## fbindct_8bit
module fbindct_8bit #(
  parameter IN_WIDTH = 8,                                  
  parameter INT_BITS = 6,                                  
  parameter FRAC_BITS = 6,                                 
  parameter INTER_WIDTH = IN_WIDTH + INT_BITS + FRAC_BITS, 
  parameter OUT_WIDTH = 20                                 
)(
  input                                        clk,
  input                                        rst,
  input signed [8*IN_WIDTH-1:0]                x_in,         
  input                                        ready_in,     
  input                                        load,         
  output                                       valid_out,    
  output signed [8*OUT_WIDTH-1:0]              y_out         
);
Size: roughly 3400 cells after synthesis, roughly 440 flip-flops, roughly 230 I/O pins, roughly 29000 sq um of cells after synthesis.
Settings: LEC_CHECK=0, CAP_MARGIN=20, CORE_MARGIN=2, CORE_UTILIZATION=58, SLEW_MARGIN=20; clock period 6.09 ns.
run.sh (not shown) runs the stock make flow with config.mk's settings and CLKGATE_MAP_FILE=.
The baseline finished with timing, DRC and antenna clean.
Edit:
--- a/flow/config.mk
+++ b/flow/config.mk
@@ -10 +10 @@
-export CORE_UTILIZATION = 58
+export CORE_UTILIZATION = 67
==> flow/constraint.sdc (replaced) <==
create_clock -name core_clock -period 5.08 [get_ports {clk}]
set_input_delay 1.0160 -clock core_clock [delete_from_list [all_inputs] [get_ports {clk}]]
set_output_delay 1.0160 -clock core_clock [all_outputs]
set_load 0.01 [all_outputs]
=> Now the flow finished but failed the layout checks on negative setup slack; power went up by 28%; hold slack is worse by 0.0044 ns; sequential share of layout area went down by 0.63 points; clock skew went up by 0.0074 ns; final cell count went down by 0.61%.
Edit:
--- a/flow/config.mk
+++ b/flow/config.mk
@@ -10 +10,2 @@
-export CORE_UTILIZATION = 67
+export CORE_UTILIZATION = 72
+export CTS_CLUSTER_SIZE = 98
@@ -11,0 +13 @@
+export TNS_END_PERCENT = 5
==> flow/constraint.sdc (replaced) <==
create_clock -name core_clock -period 5.7 [get_ports {clk}]
set_input_delay 1.1400 -clock core_clock [delete_from_list [all_inputs] [get_ports {clk}]]
set_output_delay 1.1400 -clock core_clock [all_outputs]
set_load 0.01 [all_outputs]
Result: Now the flow went through all stages and came out clean; design area falls by 3.1%; die size went down by 6.8%; wire length goes down by 1.3%; non-clock buffer count decreases by 98; cell count goes down by 2.5%; global-route usage increases by 2.8 points; clock power decreases by 9.3%.
Edit:
--- a/flow/config.mk
+++ b/flow/config.mk
@@ -10,2 +10 @@
-export CORE_UTILIZATION = 72
-export CTS_CLUSTER_SIZE = 98
+export CORE_UTILIZATION = 40
@@ -13 +11,0 @@
-export TNS_END_PERCENT = 5
==> flow/constraint.sdc (replaced) <==
create_clock -name core_clock -period 4.78 [get_ports {clk}]
set_input_delay 0.9560 -clock core_clock [delete_from_list [all_inputs] [get_ports {clk}]]
set_output_delay 0.9560 -clock core_clock [all_outputs]
set_load 0.01 [all_outputs]
Result:
- This time the run ran to the end with violations: negative setup slack
- fmax climbs by a few percent
- die area climbs by well over a third
- sequential power climbs by about a fifth
- design area climbs by roughly a tenth
- synthesized area does not change
- sequential share of layout area drops by 2.3 points
- setup slack degrades by 0.56 ns
Edit:
--- a/flow/config.mk
+++ b/flow/config.mk
@@ -10,0 +11 @@
+export MAX_ROUTING_LAYER = met4
@@ -11,0 +13 @@
+export TNS_END_PERCENT = 85
==> flow/constraint.sdc (replaced) <==
create_clock -name core_clock -period 10.0 [get_ports {clk}]
set_input_delay 2.0000 -clock core_clock [delete_from_list [all_inputs] [get_ports {clk}]]
set_output_delay 2.0000 -clock core_clock [all_outputs]
set_load 0.01 [all_outputs]
What happened: With this change the flow finished clean; final area is lower by 7.1%; power is lower by 60%; setup slack improved by 4.4 ns; via count is lower by about 4%; routed wire length is lower by 4.0%; maximum frequency is lower by 14%; final cell count is lower by 5.1%; combinational power is lower by 66%.

* * *

The RTL this note starts from:
==> flow/design.v <==
`timescale 1ns / 1ps
module fbindct_8bit #(
  parameter IN_WIDTH = 8,                                  
  parameter INT_BITS = 6,                                  
  parameter FRAC_BITS = 6,                                 
  parameter INTER_WIDTH = IN_WIDTH + INT_BITS + FRAC_BITS, 
  parameter OUT_WIDTH = 20                                 
)(
  input                                        clk,
  input                                        rst,
  input signed [8*IN_WIDTH-1:0]                x_in,         
  input                                        ready_in,     
  input                                        load,         
  output                                       valid_out,    
  output signed [8*OUT_WIDTH-1:0]              y_out         
);
parameter [1:0] IDLE = 2'b00;
parameter [1:0] WAIT = 2'b01;
parameter [1:0] SEND = 2'b10;
reg [1:0] state;
parameter [1:0] STAGE1 = 2'b00;
parameter [1:0] STAGE2 = 2'b01;
parameter [1:0] STAGE3 = 2'b10;
parameter [1:0] STAGE4 = 2'b11;
reg [1:0] stage;
reg signed [IN_WIDTH-1:0] x_reg_0, x_reg_1, x_reg_2, x_reg_3, x_reg_4, x_reg_5, x_reg_6, x_reg_7;
reg done;
assign valid_out = done;
always @(posedge clk) begin : state_machine
  if (rst) begin
    state <= IDLE;
    stage <= STAGE1;
    done <= 1'b0;
    x_reg_0 <= 0;
    x_reg_1 <= 0;
    x_reg_2 <= 0;
    x_reg_3 <= 0;
    x_reg_4 <= 0;
    x_reg_5 <= 0;
    x_reg_6 <= 0;
    x_reg_7 <= 0;
  end else begin
    case (state)
      IDLE: begin
        if(load) begin
          x_reg_0 <= x_in[1*IN_WIDTH-1:0*IN_WIDTH];
          x_reg_1 <= x_in[2*IN_WIDTH-1:1*IN_WIDTH];
          x_reg_2 <= x_in[3*IN_WIDTH-1:2*IN_WIDTH];
          x_reg_3 <= x_in[4*IN_WIDTH-1:3*IN_WIDTH];
          x_reg_4 <= x_in[5*IN_WIDTH-1:4*IN_WIDTH];
          x_reg_5 <= x_in[6*IN_WIDTH-1:5*IN_WIDTH];
          x_reg_6 <= x_in[7*IN_WIDTH-1:6*IN_WIDTH];
          x_reg_7 <= x_in[8*IN_WIDTH-1:7*IN_WIDTH];
          state <= WAIT;
        end
      end
      WAIT: begin
        case (stage)
          STAGE1: begin 
            stage <= STAGE2;
            done <= 1'b0;
          end
          STAGE2: stage <= STAGE3;
          STAGE3: stage <= STAGE4;
          STAGE4: begin 
            state <= SEND;
            stage <= STAGE1;
            done <= 1'b1;
          end
          default : begin 
            stage <= STAGE1;
          end
        endcase
      end
      SEND: begin
        if(ready_in) begin
          state <= IDLE;
          done <= 1'b0;
        end
      end
      default: state <= IDLE;
    endcase
  end
end
reg signed [INTER_WIDTH-1:0] a_reg_0, a_reg_1, a_reg_2, a_reg_3, a_reg_4, a_reg_5, a_reg_6, a_reg_7;
wire signed [INTER_WIDTH-1:0] a_wire_0, a_wire_1, a_wire_2, a_wire_3, a_wire_4, a_wire_5, a_wire_6, a_wire_7;
assign a_wire_0 = (x_reg_0 + x_reg_7) << FRAC_BITS;
assign a_wire_1 = (x_reg_1 + x_reg_6) << FRAC_BITS;
assign a_wire_2 = (x_reg_2 + x_reg_5) << FRAC_BITS;
assign a_wire_3 = (x_reg_3 + x_reg_4) << FRAC_BITS;
assign a_wire_4 = (x_reg_3 - x_reg_4) << FRAC_BITS;
assign a_wire_5 = (x_reg_2 - x_reg_5) << FRAC_BITS;
assign a_wire_6 = (x_reg_1 - x_reg_6) << FRAC_BITS;
assign a_wire_7 = (x_reg_0 - x_reg_7) << FRAC_BITS;
always @(posedge clk) begin : stage1
  if(rst) begin
    a_reg_0 <= 0;
    a_reg_1 <= 0;
    a_reg_2 <= 0;
    a_reg_3 <= 0;
    a_reg_4 <= 0;
    a_reg_5 <= 0;
    a_reg_6 <= 0;
    a_reg_7 <= 0;
  end else if(stage == STAGE1) begin
    a_reg_0 <= a_wire_0;
    a_reg_1 <= a_wire_1;
    a_reg_2 <= a_wire_2;
    a_reg_3 <= a_wire_3;
    a_reg_4 <= a_wire_4;
    a_reg_5 <= a_wire_5;
    a_reg_6 <= a_wire_6;
    a_reg_7 <= a_wire_7;
  end
end
reg signed [INTER_WIDTH-1:0] b_reg_0, b_reg_1;
wire signed [INTER_WIDTH-1:0] b_wire_0, b_wire_1;
assign b_wire_0 = (a_reg_5>>>2) + (a_reg_5>>>3) + a_reg_6;             
assign b_wire_1 = (b_wire_0>>>1) + (b_wire_0>>>3) - a_reg_5;           
always @(posedge clk) begin : stage2
  if(rst) begin
    b_reg_0 <= 0;
    b_reg_1 <= 0;
  end else if(stage == STAGE2) begin
    b_reg_0 <= b_wire_0;
    b_reg_1 <= b_wire_1;
  end
end
reg signed [INTER_WIDTH-1:0] c_reg_0, c_reg_1, c_reg_2, c_reg_3, c_reg_4, c_reg_5, c_reg_6, c_reg_7;
wire signed [INTER_WIDTH-1:0] c_wire_0, c_wire_1, c_wire_2, c_wire_3, c_wire_4, c_wire_5, c_wire_6, c_wire_7;
assign c_wire_0 = a_reg_0 + a_reg_3;
assign c_wire_1 = a_reg_2 + a_reg_1;
assign c_wire_2 = a_reg_1 - a_reg_2;
assign c_wire_3 = a_reg_0 - a_reg_3;
assign c_wire_4 = a_reg_4 + b_reg_1;
assign c_wire_5 = a_reg_4 - b_reg_1;
assign c_wire_6 = a_reg_7 - b_reg_0;
assign c_wire_7 = b_reg_0 + a_reg_7;
always @(posedge clk) begin : stage3 
  if(rst) begin
    c_reg_0 <= 0;
    c_reg_1 <= 0;
    c_reg_2 <= 0;
    c_reg_3 <= 0;
    c_reg_4 <= 0;
    c_reg_5 <= 0;
    c_reg_6 <= 0;
    c_reg_7 <= 0;
  end else if(stage == STAGE3) begin
    c_reg_0 <= c_wire_0;
    c_reg_1 <= c_wire_1;
    c_reg_2 <= c_wire_2;
    c_reg_3 <= c_wire_3;
    c_reg_4 <= c_wire_4;
    c_reg_5 <= c_wire_5;
    c_reg_6 <= c_wire_6;
    c_reg_7 <= c_wire_7;
  end
end
reg signed [INTER_WIDTH-1:0] d_reg_0, d_reg_1, d_reg_2, d_reg_3, d_reg_4, d_reg_5, d_reg_6;
wire signed [INTER_WIDTH-1:0] d_wire_0, d_wire_1, d_wire_2, d_wire_3, d_wire_4, d_wire_5, d_wire_6;
assign d_wire_0 = c_reg_0 + c_reg_1;                                          
assign d_wire_1 = (d_wire_0>>>1) - c_reg_1;                                   
assign d_wire_2 = c_reg_2 - ((c_reg_3>>>2) + (c_reg_3>>>3));                 
assign d_wire_3 = c_reg_3 + (d_wire_2>>>2) + (d_wire_2>>>3);                 
assign d_wire_4 = c_reg_4 - (c_reg_7>>>3);                                    
assign d_wire_5 = c_reg_5 + (c_reg_6>>>1) + (c_reg_6>>>2) + (c_reg_6>>>3);  
assign d_wire_6 = c_reg_6 - (d_wire_5>>>1);                                   
always @(posedge clk) begin : stage4 
  if(rst) begin
    d_reg_0 <= 0;
    d_reg_1 <= 0;
    d_reg_2 <= 0;
    d_reg_3 <= 0;
    d_reg_4 <= 0;
    d_reg_5 <= 0;
    d_reg_6 <= 0;
  end else if(stage == STAGE4) begin
    d_reg_0 <= d_wire_0;
    d_reg_1 <= d_wire_1;
    d_reg_2 <= d_wire_2;
    d_reg_3 <= d_wire_3;
    d_reg_4 <= d_wire_4;
    d_reg_5 <= d_wire_5;
    d_reg_6 <= d_wire_6;
  end
end
reg [INTER_WIDTH-1:0] c_reg7_delay;
always @(posedge clk) begin : delay_c_reg
  if (rst) begin
    c_reg7_delay <= 1'b0;
  end else begin
    c_reg7_delay <= c_reg_7;
  end
end
assign y_out[1*OUT_WIDTH-1:0*OUT_WIDTH] = d_reg_0;
assign y_out[2*OUT_WIDTH-1:1*OUT_WIDTH] = c_reg7_delay;
assign y_out[3*OUT_WIDTH-1:2*OUT_WIDTH] = d_reg_3;
assign y_out[4*OUT_WIDTH-1:3*OUT_WIDTH] = d_reg_6;
assign y_out[5*OUT_WIDTH-1:4*OUT_WIDTH] = d_reg_1;
assign y_out[6*OUT_WIDTH-1:5*OUT_WIDTH] = d_reg_5;
assign y_out[7*OUT_WIDTH-1:6*OUT_WIDTH] = d_reg_2;
assign y_out[8*OUT_WIDTH-1:7*OUT_WIDTH] = d_reg_4;
endmodule
export LEC_CHECK = 0
export ABC_AREA = 1
export CAP_MARGIN = 20
export CORE_ASPECT_RATIO = 0.7
export CORE_MARGIN = 2
export CORE_UTILIZATION = 40
export MIN_ROUTING_LAYER = met2
export SLEW_MARGIN = 10
create_clock -name core_clock -period 7.51 [get_ports {clk}]
The baseline produced a clean layout.
Change:
Settings changed: ABC_AREA 1 to not set, CORE_ASPECT_RATIO 0.7 to not set, CORE_UTILIZATION 40 to 66, MIN_ROUTING_LAYER met2 to not set, SLEW_MARGIN 10 to 20.
Clock period 7.51 ns to 5.07 ns, I/O delays scaled along.
What happened: With this change the flow ran to the end with violations: negative setup slack; count of clock-buffer cells in the layout falls by 1; maximum frequency rises slightly; critical path depth falls by 5; die area falls by well over a third; routed wire length falls by about a fifth; worst hold slack hardly moves.
Power figures rest on the tool's default switching activity, not on a simulated workload.
